## alu
module alu #(parameter DATA_WIDTH = 32, OP = 3)
(
    input wire start,
    input wire clk,
    input wire reset_n,
    input wire [DATA_WIDTH - 1 : 0] A,
    input wire [DATA_WIDTH - 1 : 0] B,
    input wire [OP - 1 : 0] op,
    output reg [DATA_WIDTH - 1 : 0] result,
    output reg done
);
==> flow/config.mk <==
export PLATFORM = sky130hd
export DESIGN_NAME = alu
export DESIGN_NICKNAME = alu
export VERILOG_FILES = /design/flow/design.v
export SDC_FILE = /design/flow/constraint.sdc
export NUM_CORES = 4
export LEC_CHECK = 0
export CAP_MARGIN = 30
export CELL_PAD_IN_SITES_GLOBAL_PLACEMENT = 3
export CORE_ASPECT_RATIO = 1.01
export CORE_MARGIN = 2
export CORE_UTILIZATION = 45
export PLACE_DENSITY_LB_ADDON = 0.01
export SLEW_MARGIN = 35
==> flow/constraint.sdc <==
create_clock -name core_clock -period 10.3 [get_ports {clk}]
set_input_delay 2.0600 -clock core_clock [delete_from_list [all_inputs] [get_ports {clk}]]
set_output_delay 2.0600 -clock core_clock [all_outputs]
set_load 0.01 [all_outputs]
run.sh (not shown) runs the stock make flow with config.mk's settings and CLKGATE_MAP_FILE=.
Edit:
Settings changed: CAP_MARGIN 30 to 20, CELL_PAD_IN_SITES_GLOBAL_PLACEMENT 3 to default, CORE_ASPECT_RATIO 1.01 to default, CORE_UTILIZATION 45 to 66, PLACE_DENSITY_LB_ADDON 0.01 to default, SLEW_MARGIN 35 to 20.
Clock period 10.3 ns to 7.78 ns, I/O delays scaled along.
Now the flow aborted during global routing (GRT-0116).
Synthesized cell count is unchanged.
Synthesized area stays the same.
Die size is lower by 31%.
Edit:
Settings changed: CORE_UTILIZATION 66 to 57.
What happened: The new run completed and failed the layout checks on negative setup slack; die size increases by 15%; area after synthesis stays the same; synthesized cell count does not change.
Edit:
Settings changed: CORE_UTILIZATION 57 to 64, CTS_CLUSTER_SIZE from default to 35, TNS_END_PERCENT from default to 5.
The changed run reached the layout checks and failed them: negative setup slack.
Core utilization went up by 4.4 points.
Area after synthesis stays the same.
Design area went down by a few percent.
Cell count went down by a few percent.
Worst setup slack loses 62 ps.
Count of clock-buffer cells in the layout stays the same.
Routed wire length went down by a few percent.
Global-route usage went up by 4.9 points.
Sequential cell count stays the same.

P:
The RTL this note starts from:
==> flow/design.v <==
module alu #(parameter DATA_WIDTH = 32, OP = 3)
(
    input wire start,
    input wire clk,
    input wire reset_n,
    input wire [DATA_WIDTH - 1 : 0] A,
    input wire [DATA_WIDTH - 1 : 0] B,
    input wire [OP - 1 : 0] op,
    output reg [DATA_WIDTH - 1 : 0] result,
    output reg done
);
  localparam AND = 3'b000;   
  localparam OR  = 3'b001;   
  localparam ADD = 3'b010;   
  localparam NOP = 3'b011;   
  localparam SUB = 3'b100;   
  localparam MUL = 3'b101;   
  localparam SLT = 3'b110;   
  reg done_reg;
  reg [DATA_WIDTH - 1 : 0] result_reg;
  always @(posedge clk or negedge reset_n) begin
    if (!reset_n) begin
      result_reg <= 32'h00000000;
    end
    else begin
      if(start) begin
        case (op)
          AND: result_reg <=  A & B;
          OR : result_reg <=  A | B;
          ADD: result_reg <=  A + B;
          SUB: result_reg <=  A - B;
          MUL: result_reg <=  A * B;
          SLT: result_reg <= (A < B) ? 32'b1 : 32'b0;
          default: result_reg <= 32'h00000000;
        endcase
      end
    end
  end
  always @(posedge clk or negedge reset_n) begin
    if(!reset_n) begin
      done_reg <= 1'b0;
    end
    else begin
      if(start && (op != NOP)) begin
        done_reg <= 1'b1;
      end
      else begin
        done_reg <= 1'b0;
      end
    end
  end
  always @(posedge clk or negedge reset_n) begin
    if (!reset_n) begin
      done <= 1'b0;
    end
    else begin
      done <= done_reg;
    end
  end
  always @(posedge clk or negedge reset_n) begin
    if (!reset_n) begin
      result <= 32'h00000000;
    end
    else begin
      result <= result_reg;
    end
  end
endmodule
clock: 12.4 ns
lec_check: 0
abc_area: 0
cap_margin: 20
core_aspect_ratio: 1.88
core_margin: 2
core_utilization: 60
cts_cluster_diameter: 312
cts_cluster_size: 100
place_density_lb_addon: 0.07
slew_margin: 10
tns_end_percent: 30
Input-level comparison between Q and P:
diff --git a/flow/config.mk b/flow/config.mk
--- a/flow/config.mk
+++ b/flow/config.mk
@@ -8 +8 @@
-export ABC_AREA = 0
+export ABC_AREA = 1
@@ -10 +10 @@
-export CORE_ASPECT_RATIO = 1.88
+export CORE_ASPECT_RATIO = 0.96
## What came out
Against P as the reference, Q delivers a lower largest fanout of any net on the critical path. From P to Q the numbers moved as follows: number of multi-input combinational cells now sits higher.
Input-level comparison between R and Q:
diff --git a/flow/config.mk b/flow/config.mk
--- a/flow/config.mk
+++ b/flow/config.mk
@@ -8 +8 @@
-export ABC_AREA = 1
+export ABC_AREA = 0
@@ -12,4 +12,3 @@
-export CORE_UTILIZATION = 60
-export CTS_CLUSTER_DIAMETER = 312
-export CTS_CLUSTER_SIZE = 100
-export PLACE_DENSITY_LB_ADDON = 0.07
+export CORE_UTILIZATION = 68
+export CTS_CLUSTER_SIZE = 29
+export HOLD_SLACK_MARGIN = -0.1
@@ -17 +16 @@
-export TNS_END_PERCENT = 30
+export TNS_END_PERCENT = 5
==> flow/constraint.sdc <==
create_clock -name core_clock -period 8.39 [get_ports {clk}]
set_input_delay 1.6780 -clock core_clock [delete_from_list [all_inputs] [get_ports {clk}]]
set_output_delay 1.6780 -clock core_clock [all_outputs]
set_load 0.01 [all_outputs]
### Flow results
R had finished all stages when the layout checks came back failing, citing setup timing.
Compared with Q, in R antenna diode count increased by 6 relative to the old numbers, area after synthesis fell by about 8%, global routing usage on met2 higher.
For R, the startpoint of the worst setup timing path was B[7], unlike Q, where it was B[2].
Basic-gate share of the synthesized area counting and, or, nand and nor cells for R: 5.6 points down relative to Q
